== run A ==
Design top, start of the top module:
module top(input clk, por, reset, start_stop, mode, edit_shift, inc, output reg buzzer, output [0:6] seg,output [3:0] digit,output reg [4:0] mode_value);
reg [1:0] edit_place;
reg [5:0] seconds,minutes;
reg [4:0] hours;
reg [5:0] seconds_temp,minutes_temp;
reg [4:0] hours_temp;
reg [5:0] al_minutes;
reg [4:0] al_hours;
reg [4:0] day_temp;
reg [3:0] month_temp;
wire [3:0] ones,tens,hundreds,thousands;
parameter clock = 0;
parameter edit =1;
parameter timer =2; 
parameter stop_watch=3;
parameter alarm=4;
parameter tm_stop=0;
parameter tm_start=1;
parameter sw_stop=0;
parameter sw_start=1;
parameter alarm_off=0;
parameter alarm_on=1;
reg tm_state, tm_nstate;
reg sw_state, sw_nstate;
reg alarm_state, alarm_nstate;
reg [2:0] state, nstate;   
reg trigger;
reg sclk;
integer count;
reg[31:0] scount;
reg[31:0] a_count;
digits digits_1(clk,reset,state,seconds,minutes,hours,ones,tens,hundreds,thousands);
seven_seg seven_seg_1(clk,por,reset,state,start_stop,inc,tm_state,sw_state,alarm_state,scount,edit_place,ones,tens,hundreds,thousands,seg,digit);
 always @(posedge clk) begin
     if(por) begin
         count<=0;
         sclk<=0;
     end
     else if(count==49) begin 
         count<=0;
         sclk<=~sclk;
     end 
     else count<=count+1;
 end
 always @(posedge clk) begin
  if(por) begin
	seconds_temp<=0;
	minutes_temp<=0;
	hours_temp<=0;
	buzzer<=0;
	a_count<=0;
  end
  else begin
	if(state==edit) begin
		if(edit_place==0 || edit_place==1) begin
			if (reset==1 && scount==16) begin
				hours_temp<=hours;
				minutes_temp<=minutes;
				seconds_temp<=seconds;
			end
			else if (inc==1 && scount==16) begin
				hours_temp<=hours;
				minutes_temp<=minutes;
			end
		end
	end
	if(sclk==1'b1 && count==0) begin  
		seconds_temp<=seconds_temp + 1; 
		if(seconds_temp==59) begin 
			seconds_temp<=0;  
			minutes_temp<=minutes_temp + 1;
			if(minutes_temp==59) begin 
				minutes_temp<=0; 
				hours_temp<=hours_temp + 1; 
			   if(hours_temp==23) begin  
					hours_temp<=0; 
				end 
			end
		end     
	end
	if(hours_temp==al_hours && minutes_temp==al_minutes && alarm_state==alarm_on) begin
		if(seconds_temp==0)
			buzzer<=1;
		else if(start_stop && buzzer==1) begin
			if(a_count<15)
				a_count<=a_count + 1;
			else if(start_stop && a_count==15) begin
				buzzer<=0;
				a_count<=a_count + 1;
			end
			else
				a_count<=a_count + 1;		
		end
  ...
==> flow/config.mk <==
export PLATFORM = sky130hd
export DESIGN_NAME = top
export DESIGN_NICKNAME = top
export VERILOG_FILES = /design/flow/design.v
export SDC_FILE = /design/flow/constraint.sdc
export NUM_CORES = 4
export LEC_CHECK = 0
export ABC_AREA = 1
export CAP_MARGIN = 20
export CORE_MARGIN = 2
export CORE_UTILIZATION = 72
export CTS_CLUSTER_DIAMETER = 29
export PLACE_DENSITY_LB_ADDON = 0.2
export SETUP_SLACK_MARGIN = 1.09
export SLEW_MARGIN = 20
==> flow/constraint.sdc <==
create_clock -name core_clock -period 4.86 [get_ports {clk}]
set_input_delay 0.9720 -clock core_clock [delete_from_list [all_inputs] [get_ports {clk}]]
set_output_delay 0.9720 -clock core_clock [all_outputs]
set_load 0.01 [all_outputs]
run.sh (not shown) runs the stock make flow with config.mk's settings and CLKGATE_MAP_FILE=.
#### Input delta (run B over run A)
Settings: removing CTS_CLUSTER_DIAMETER (formerly 29); changing SETUP_SLACK_MARGIN from 1.09 to 1.57; removing PLACE_DENSITY_LB_ADDON (formerly 0.2); removing ABC_AREA (formerly 1); changing CORE_UTILIZATION from 72 to 40; changing the clock period (ns, I/O delays scaled along) from 4.86 to 7.58.
### Flow results
Compared with run A, run B shows final cell count that has gone down by more than 10%. Capturing instance or port of the critical path: seg[1] -> run A, seg[5] -> run B. Taking run A as the reference, in run B total wire length decreased by 15,000 um relative to the old numbers, total internal power has decreased, yosys-reported design area after synthesis went down 6.6%.
The following lists how run C was set up differently from run B:
Settings: CORE_UTILIZATION changed from 40 to 17; SETUP_SLACK_MARGIN removed (was 1.57).
## What came out
Re detailed-routed wire length on met3: run C is 14% up on run B. Sort run B and run C by floorplan utilization asc -> top: run C. In the route summary, run C ends up with a via count below that of run B. Run C against run B: area of the die rose by 130%, number of cells on the worst hold path fell by 1, cell area went up by 4.3%, total design power went down, data arrival time of the critical path now sits higher. Setup slack in run C is smaller than in run B.
The inputs of run D differ from those of run C as listed below.
Settings: ABC_AREA: unset -> 1; PLACE_DENSITY_LB_ADDON: unset -> 0.2; CORE_UTILIZATION: 17 -> 72; the clock period (ns, I/O delays scaled along): 7.58 -> 6.66.
### Flow results
No stage failed in run D, and the final checks on the layout all came back clean.
The run showing the smaller chip area from the yosys synthesis statistics is run C.
Run C ended up with inc as its timing startpoint of the critical path; run D ended up with state[1].
Run D gives less layout overhead on the synthesized area than run C did.
Global router's overall resource usage in run D is 36 points above run C.
Delta (run D minus run C): area fraction in full adders, half adders and majority gates has decreased; clock insertion delay at the later pin of the skew report barely changed; critical path depth grew by 7.
For run E, these inputs were changed with respect to run D:
Settings: removing PLACE_DENSITY_LB_ADDON (formerly 0.2); setting CTS_CLUSTER_DIAMETER to 259 for the first time.
Findings:
| proportion of cell area occupied by multi-input gates | run D vs run E | ≈ equal |
Total I/O pin count of run D is on par with run E.
[compare] base=run D new=run E: global-route wire length before repair moved down, worst endpoint data arrival time held steady.
In the reports for run D and run E, the larger routed length per instance belongs to run D.
Run E against run D: fmax neither gained nor lost much, routability congestion estimate from global placement picked up an extra about 1.4%, total half-perimeter wirelength after legalization and detailed placement lost about 1.5%, total power picked up an extra 2.7%, detailed-route via count lost 333.
Proportion of power drawn by combinational gates: run E vs run D down 0.6 points

* * *

the baseline:
top again, from the RTL that the note above started with.
==> flow/config.mk <==
export PLATFORM = sky130hd
export DESIGN_NAME = top
export DESIGN_NICKNAME = top
export VERILOG_FILES = /design/flow/design.v
export SDC_FILE = /design/flow/constraint.sdc
export NUM_CORES = 4
export LEC_CHECK = 0
export ABC_AREA = 1
export CAP_MARGIN = 5
export CELL_PAD_IN_SITES_GLOBAL_PLACEMENT = 0
export CORE_ASPECT_RATIO = 0.92
export CORE_MARGIN = 2
export CORE_UTILIZATION = 72
export CTS_CLUSTER_DIAMETER = 26
export CTS_CLUSTER_SIZE = 46
export GPL_ROUTABILITY_DRIVEN = 1
export PLACE_DENSITY_LB_ADDON = 0.19
export SETUP_SLACK_MARGIN = 0.51
export SLEW_MARGIN = 40
export TNS_END_PERCENT = 100
==> flow/constraint.sdc <==
create_clock -name core_clock -period 4.21 [get_ports {clk}]
set_input_delay 0.8420 -clock core_clock [delete_from_list [all_inputs] [get_ports {clk}]]
set_output_delay 0.8420 -clock core_clock [all_outputs]
set_load 0.01 [all_outputs]
The baseline finished every step from synthesis to the final layout, and the layout passed the timing, DRC and antenna checks.
--- input diff the baseline..the candidate ---
- removing SETUP_SLACK_MARGIN (formerly 0.51)
- removing CTS_CLUSTER_DIAMETER (formerly 26)
- removing CTS_CLUSTER_SIZE (formerly 46)
- removing ABC_AREA (formerly 1)
- changing SLEW_MARGIN from 40 to 20
- changing CAP_MARGIN from 5 to 20
- removing PLACE_DENSITY_LB_ADDON (formerly 0.19)
- removing CORE_ASPECT_RATIO (formerly 0.92)
- changing CORE_UTILIZATION from 72 to 40
- removing TNS_END_PERCENT (formerly 100)
- removing CELL_PAD_IN_SITES_GLOBAL_PLACEMENT (formerly 0)
- removing GPL_ROUTABILITY_DRIVEN (formerly 1)
- changing the clock period (ns, I/O delays scaled along) from 4.21 to 5.06
The candidate | stages: all done | timing, DRC, antenna: all pass. The candidate vs. the baseline: clock network fraction of total power down 6.8 points; smallest setup slack after layout down 0.053 ns; met1 wire length up 830 µm. In the candidate relative to the baseline, number of buffers outside the clock class in the layout had gone up by a few percent. Between the baseline and the candidate, the maximum number of pins on one net before global-route repair is higher for the candidate. The baseline → the candidate: count of clock-buffer cells in the layout fell 33, synthesized area per cell now sits higher. Relative to the baseline, the candidate degrades die area. The baseline vs the candidate, type of the setup path with the least slack: register to primary output vs primary input to primary output. Taking the baseline as the reference, in the candidate critical path depth shrank by 3; synthesized-area fraction occupied by ao, oa, aoi and oai cells saw an increase.

* * *

top again, from the RTL that the note above started with.
export LEC_CHECK = 0
export ABC_AREA = 1
export CAP_MARGIN = 20
export CORE_MARGIN = 2
export CORE_UTILIZATION = 72
export CTS_CLUSTER_DIAMETER = 29
export CTS_CLUSTER_SIZE = 44
export PLACE_DENSITY_LB_ADDON = 0.2
export SETUP_SLACK_MARGIN = 1.09
export SLEW_MARGIN = 0
create_clock -name core_clock -period 4.21 [get_ports {clk}]
The starting point never finished: it broke off in 5_1_grt on ODB-0269.
Then changed:
- CTS_CLUSTER_SIZE: 44 -> 80
- HOLD_SLACK_MARGIN: default -> -0.09
- MAX_ROUTING_LAYER: default -> met4
- SLEW_MARGIN: 0 -> 40
- clock period: 4.21 -> 4.24 ns (I/O delays scaled with it)
The changed run failed in 5_1_grt.
Die size does not change.
Area after synthesis does not change.
Synthesized cell count stays the same.
Then changed:
- CAP_MARGIN: 20 -> 10
- CTS_CLUSTER_DIAMETER: 29 -> 259
- CTS_CLUSTER_SIZE: 80 -> default
- HOLD_SLACK_MARGIN: -0.09 -> default
- MAX_ROUTING_LAYER: met4 -> default
- PLACE_DENSITY_LB_ADDON: 0.2 -> default
- SETUP_SLACK_MARGIN: 1.09 -> 0.61
- SLEW_MARGIN: 40 -> 20
- clock period: 4.24 -> 5.06 ns (I/O delays scaled with it)
=>
- The new run finished with timing, DRC and antenna clean
- synthesized area is unchanged
- synthesized cell count stays the same
- die size is unchanged
Then changed:
- ABC_AREA: 1 -> default
- CAP_MARGIN: 10 -> 20
- CORE_UTILIZATION: 72 -> 58
- CTS_CLUSTER_DIAMETER: 259 -> default
- SETUP_SLACK_MARGIN: 0.61 -> -0.42
- clock period: 5.06 -> 7.0 ns (I/O delays scaled with it)
=> Area after synthesis shrinks by 6.6%. Worst hold slack gets worse by 0.015 ns. Power shrinks by 35%. Worst setup slack gets better by 0.36 ns. Clock skew shrinks by 0.0031 ns. Global-route usage shrinks by 10 points. Utilization shrinks by 16 points. Combinational power shrinks by 70%. Routed wire length shrinks by 12%. Design area shrinks by 6.0%. Final cell count shrinks by 20%.
No activity file was given, so power comes from the tool's default toggle rates.
